==> trial 27: inputs <==
==> flow/design.v <==
module alu (
  input [32-1:0] a, b, 
  input [2:0] s, 
  input ext,addcom,
  output [32-1:0] y );
  wire [4:0] shamt;
  wire signed [31:0] sa, sb, sy, slt;
  wire [31:0] sltu;
  wire [31:0] yy;
  assign sa = $signed(a);
  assign sb = $signed(b);
  assign shamt = b[4:0];
  assign sy = sa >>> shamt;
  assign sltu = a <b ? 1:0;
  assign slt = sa <sb ? 1:0;
  assign y = addcom ?  a+b: yy;
  assign yy = s==3'b000 & ext ? a-b:
  			 s==3'b000 & ~ext ? a+b:
             s==3'b100 ? a ^ b:
             s==3'b110 ? a | b:
             s==3'b111 ? a & b:
             s==3'b010 ? slt:
             s==3'b011 ? sltu:
             s==3'b001 ? a << shamt:
             s==3'b101 & ~ext ? a >> shamt:
             s==3'b101 & ext ? sy: 0;
endmodule
module rfile (
 input clk,
 input [5-1:0] a1, a2, a3,
 output [32-1:0] rd1, rd2,
 input [32-1:0] wd3,
 input we3);
	reg [32-1:0] rf[0:32-1];
	assign rd1 = |a1 == 0 ? 0: rf[a1];
	assign rd2 = |a2 == 0 ? 0: rf[a2];
	always @(negedge clk) 
		if(we3) rf[a3] <= wd3;
endmodule
module rv32i (
    input clk,
    rst_n,
    input [32-1:0] instr,
    input [32-1:0] readdata,
    output reg [32-1:0] pc,
    output [32-1:0] adrdata,
    output [32-1:0] writedata,
    output we,
    output ecall
);
  reg [32-1:0] pcplus4D;
  wire [32-1:0] pcplus4;
  reg [32-1:0] pcBranchMissed;
  reg [32-1:0] instrD;
  wire stall;
  wire btakenD;
  wire bra_op;
  assign pcplus4 = pc + 4;
  wire pre_bra_op;
  wire [32-1:0] pcbranch;
  wire branchMiss;
  reg [1:0] bra_history[0:31];
  wire [4:0] bra_history_address;
  reg [4:0] bra_history_addressD;
  wire [12:0] imm_bF;
  wire [2:0] funct3F;
  wire [6:0] funct7F;
  wire [7-1:0] opcodeF;
  wire [5-1:0] rs1F, rs2F, rdF;
  wire [19:0] sextF;
  assign {funct7F, rs2F, rs1F, funct3F, rdF, opcodeF} = instr;
  assign sextF = {20{instr[31]}};
  assign imm_bF = {funct7F[6], rdF[0], funct7F[5:0], rdF[4:1], 1'b0};
  assign pre_bra_op = (opcodeF == 7'b1100011);
  assign pcbranch = pcplus4 + {sextF[18:0], imm_bF};
  assign bra_history_address = pc[6:2];
  wire bra_history_now;
  assign bra_history_now = bra_history[bra_history_address][1];
  always @(posedge clk or negedge rst_n) begin
    if (!rst_n) instrD <= 0;
    else if (!stall & branchMiss & bra_op) instrD <= 32'b0000000000000000000000000_0110011;
    else if (!stall) instrD <= instr;
  end
  integer i;
  always @(posedge clk or negedge rst_n) begin
    if (!rst_n) begin
      pc <= 0;
      pcBranchMissed <= 0;
      bra_history_addressD <= 0;
    end else if (!stall & branchMiss & bra_op) pc <= pcBranchMissed;
    else if (!stall & pre_bra_op & bra_history_now) begin
      pc <= pcbranch;
      pcBranchMissed <= pcplus4;
      bra_history_addressD <= bra_history_address;
    end else if (!stall & pre_bra_op & !bra_history_now) begin
      pc <= pcplus4;
      pcBranchMissed <= pcbranch;
      bra_history_addressD <= bra_history_address;
    end else if (!stall & branchMiss & bra_op) pc <= pcBranchMissed;
    else if (!stall) pc <= pcplus4;
  end
  always @(posedge clk or negedge rst_n) begin
    if (!rst_n) begin
      for (i = 0; i < 32; i = i + 1) begin
        bra_history[i] <= 2'b10;
      end
    end else if (!stall & bra_op & btakenD & bra_history[bra_history_addressD] != 2'b11)
      bra_history[bra_history_addressD] <= bra_history[bra_history_addressD] + 1;
    else if (!stall & bra_op & !btakenD & bra_history[bra_history_addressD] != 2'b00)
      bra_history[bra_history_addressD] <= bra_history[bra_history_addressD] - 1;
  end
  wire addcom;
  wire [2:0] funct3;
  wire [6:0] funct7;
  wire [5-1:0] rs1, rs2, rd;
  wire [32-1:0] reg1, reg2, reg1f, reg2f;
  wire [7-1:0] opcode;
  wire [ 5-1:0] shamt;
  wire [7-1:0] func;
  wire [11:0] imm_i, imm_s;
  wire [12:0] imm_b;
  wire [20:0] imm_j, imm_u;
  wire rwe;
  wire alu_op, imm_op;
  wire sw_op, beq_op, bne_op, blt_op, bge_op, bltu_op, bgeu_op, lw_op;
  wire slt_op, ecall_op;
  wire lui_op;
  wire ext;
  wire signed [31:0] sreg1, sreg2;
  wire [19:0] sext;
  wire [32-1:0] imm;
  reg [32-1:0] immE, reg1E, reg2E;
  wire [32-1:0] resultdata;
  reg [5-1:0] rdE, rdW;
  reg [2:0] funct3E;
  reg extE, sw_opE, lw_opE, lw_opM, lui_opE, ecall_opE, rweE, rweM, addcomE;
  reg [5-1:0] rdM;
  reg rweW, alu_opE;
  reg [5-1:0] rs1E, rs2E;
  wire lwstall, branchstall;
  reg [32-1:0] resultM;
  assign sreg1 = $signed(reg1f);
  assign sreg2 = $signed(reg2f);
  assign {funct7, rs2, rs1, funct3, rd, opcode} = instrD;
  assign sext = {20{instrD[31]}};
  assign imm_i = {funct7, rs2};
  assign imm_s = {funct7, rd};
  assign imm_b = {funct7[6], rd[0], funct7[5:0], rd[4:1], 1'b0};
  assign imm_j = {instrD[31], instrD[19:12], instrD[20], instrD[30:21], 1'b0};
  assign imm_u = instrD[31:12];
  assign sw_op = (opcode == 7'b0100011) & (funct3 == 3'b010);
  assign lw_op = (opcode == 7'b0000011) & (funct3 == 3'b010);
  assign alu_op = (opcode == 7'b0110011);
  assign imm_op = (opcode == 7'b0010011);
  assign bra_op = (opcode == 7'b1100011);
  assign lui_op = (opcode == 7'b0110111);
  assign beq_op = bra_op & (funct3 == 3'b000);
  assign bne_op = bra_op & (funct3 == 3'b001);
  assign blt_op = bra_op & (funct3 == 3'b100);
  assign bge_op = bra_op & (funct3 == 3'b101);
  assign bltu_op = bra_op & (funct3 == 3'b110);
  assign bgeu_op = bra_op & (funct3 == 3'b111);
  assign ecall_op = (opcode == 7'b1110011) & (funct3 == 3'b000);
  assign ext = alu_op & funct7[5];
  assign imm = imm_op | lw_op ? {sext, imm_i}:
				sw_op ? {sext, imm_s}:
	      lui_op ? {imm_u,12'b0}: {sext[10:0], imm_j};
  assign rwe = lw_op | alu_op | imm_op | lui_op;
  assign addcom = (lw_op | sw_op);
  rfile rfile_1 (
      .clk(clk),
      .rd1(reg1),
      .a1 (rs1),
      .rd2(reg2),
      .a2 (rs2),
      .wd3(resultdata),
      .a3 (rdW),
      .we3(rweW)
  );
  assign lwstall = ((rs1 == rdE) | ((rs2 == rdE) & !imm_op)) & lw_opE;
  assign branchstall =  (bra_op & rweE & (rs1 == rdE | rs2 == rdE)) |
      (bra_op & lw_opM & (rs1 == rdM | rs2 == rdM));
  assign stall = lwstall | branchstall;
  assign branchMiss = btakenD != bra_history[bra_history_addressD][1];
  assign reg1f = (rs1 != 0) & (rs1 == rdM) & rweM ? resultM : reg1;
  assign reg2f = (rs2 != 0) & (rs2 == rdM) & rweM ? resultM : reg2;
  assign btakenD = beq_op & (reg1f == reg2f) | bne_op & (reg1f != reg2f) |
		blt_op & (sreg1<sreg2)  | bge_op & (sreg1>=sreg2)  |
		bltu_op & (reg1f<reg2f)  | bgeu_op & (reg1f>=reg2f);
  always @(posedge clk or negedge rst_n) begin
    if (!rst_n) begin
      reg1E <= 0;
      reg2E <= 0;
      rdE <= 0;
      rs1E <= 0;
      rs2E <= 0;
      funct3E <= 0;
      sw_opE <= 0;
      lw_opE <= 0;
      ecall_opE <= 0;
      lui_opE <= 0;
      alu_opE <= 0;
      rweE <= 0;
      addcomE <= 0;
      extE <= 0;
      immE <= 0;
    end else if (stall) begin
      sw_opE <= 0;
      rweE   <= 0;
      lw_opE <= 0;
    end else begin
      reg1E <= reg1f;
      reg2E <= reg2f;
      rdE <= rd;
      rs1E <= rs1;
      rs2E <= rs2;
      funct3E <= funct3;
      sw_opE <= sw_op;
      lw_opE <= lw_op;
      ecall_opE <= ecall_op;
      lui_opE <= lui_op;
      alu_opE <= alu_op;
      rweE <= rwe;
      addcomE <= addcom;
      extE <= ext;
      immE <= imm;
    end
  end
  wire [32-1:0] srca, srcb, alub, result, aluresult;
  reg [32-1:0] alubM;
  reg sw_opM, ecall_opM;
  wire [32-1:0] fdata;
  reg  [32-1:0] fdataW;
  assign result = lui_opE ? immE : aluresult;
  assign srca = rweM & rs1E!=0 & rdM == rs1E ? resultM:
				rweW & rs1E!=0 & rdW == rs1E ? fdataW: reg1E;
  assign srcb = alu_opE ? alub : immE;
  assign alub = rweM & rs2E!=0 & rdM == rs2E ? resultM:
				rweW & rs2E!=0 & rdW == rs2E ? fdataW: reg2E;
  alu alu_1 (
      .a(srca),
      .b(srcb),
      .s(funct3E),
      .ext(extE),
      .addcom(addcomE),
      .y(aluresult)
  );
  always @(posedge clk or negedge rst_n) begin
    if (!rst_n) begin
      resultM <= 0;
      alubM <= 0;
      rdM <= 0;
      rweM <= 0;
      sw_opM <= 0;
      lw_opM <= 0;
      ecall_opM <= 0;
    end else begin
      resultM <= result;
      alubM <= alub;
      rdM <= rdE;
      rweM <= rweE;
      sw_opM <= sw_opE;
      lw_opM <= lw_opE;
      ecall_opM <= ecall_opE;
    end
  end
  reg lw_opW, ecall_opW;
  reg [32-1:0] resultW;
  reg [32-1:0] readdataW;
  assign we = sw_opM;
  assign adrdata = resultM;
  assign writedata = alubM;
  assign fdata = lw_opM ? readdata : resultM;
  always @(posedge clk or negedge rst_n) begin
    if (!rst_n) begin
      lw_opW <= 0;
      ecall_opW <= 0;
      rdW <= 0;
      rweW <= 0;
      fdataW <= 0;
      resultW <= 0;
      readdataW <= 0;
    end else begin
      lw_opW <= lw_opM;
      ecall_opW <= ecall_opM;
      rdW <= rdM;
      rweW <= rweM;
      readdataW <= readdata;
      fdataW <= fdata;
      resultW <= resultM;
    end
  end
  assign ecall = ecall_opW;
  assign resultdata = lw_opW ? readdataW : resultW;
endmodule
==> flow/run.sh <==
#!/bin/bash
# the make line also repeats each setting of config.mk as NAME=value (left out here)
make -C /OpenROAD-flow-scripts/flow DESIGN_CONFIG=/design/flow/config.mk WORK_HOME=/design/flow/orfs CLKGATE_MAP_FILE= finish
==> flow/config.mk <==
export PLATFORM = sky130hd
export DESIGN_NAME = rv32i
export DESIGN_NICKNAME = rv32i
export VERILOG_FILES = /design/flow/design.v
export SDC_FILE = /design/flow/constraint.sdc
export NUM_CORES = 4
export LEC_CHECK = 0
export CAP_MARGIN = 40
export CORE_MARGIN = 2
export CORE_UTILIZATION = 72
export CTS_CLUSTER_DIAMETER = 390
export CTS_CLUSTER_SIZE = 93
export PLACE_DENSITY = 0.39
export SLEW_MARGIN = 40
export TNS_END_PERCENT = 5
==> flow/constraint.sdc <==
create_clock -name core_clock -period 6.33 [get_ports {clk}]
set_input_delay 1.2660 -clock core_clock [delete_from_list [all_inputs] [get_ports {clk}]]
set_output_delay 1.2660 -clock core_clock [all_outputs]
set_load 0.01 [all_outputs]
==> build 61 (differences from trial 27) <==
- CORE_UTILIZATION: 72 -> 40
- CTS_CLUSTER_DIAMETER: 390 -> not set
- CTS_CLUSTER_SIZE: 93 -> not set
- PLACE_DENSITY: 0.39 -> not set
- TNS_END_PERCENT: 5 -> not set
==> flow/constraint.sdc (replaced) <==
create_clock -name core_clock -period 11.4 [get_ports {clk}]
set_input_delay 2.2800 -clock core_clock [delete_from_list [all_inputs] [get_ports {clk}]]
set_output_delay 2.2800 -clock core_clock [all_outputs]
set_load 0.01 [all_outputs]
==> results <==
Result of the run: build 61 complete, no violations; trial 27 aborted with a tool error
Last stage reached: build 61 -; trial 27 global routing (5_1_grt)
Gate count of the mapped netlist: build 61 6193; trial 27 6193
Horiz. Die Dim: build 61 455 µm; trial 27 340 µm
Cts repair resizes: build 61 1; trial 27 94
HPWL after detailed placement: build 61 212000 µm; trial 27 254000 µm
Fraction of the core area occupied by cells at floorplan: build 61 40.3%; trial 27 72.5%
Chip area in the Yosys report: build 61 81500 µm²; trial 27 81500 µm²
Count of standard-cell rows: build 61 165; trial 27 123
Adder-Cell Fraction of Synth Area: build 61 2.62%; trial 27 2.62%
Buffers from clock root to sink, at most: build 61 3; trial 27 3
Number of sinks driven by the clock tree: build 61 1488; trial 27 1488
Simple-Gate Fraction of Synth Area: build 61 8.39%; trial 27 8.39%
Distinct lib cells: build 61 95; trial 27 95
Height of the chip: build 61 455 µm; trial 27 340 µm
Number of hold buffers added after CTS: build 61 0; trial 27 0
Number of buffers created by CTS: build 61 167; trial 27 19
CTS H-tree depth: build 61 4; trial 27 1
Area after DPL: build 61 88000 µm²; trial 27 88500 µm²
Routability congestion estimate: build 61 1.01; trial 27 1.14
Nets at Floorplan: build 61 6428; trial 27 6428
Portion of the post-synthesis area used by sequential elements: build 61 52.0%; trial 27 52.0%
Floorplan die area: build 61 207000 µm²; trial 27 116000 µm²
Post-synthesis cell type with the largest instance count: build 61 edfxtp_1; trial 27 edfxtp_1
Dpl cells: build 61 8828; trial 27 7916
Worst slack, placed: build 61 -0.0614 ns; trial 27 -2.89 ns
Post CTS Setup Buffer Count: build 61 0; trial 27 30
Area inside the core boundary: build 61 202000 µm²; trial 27 112000 µm²
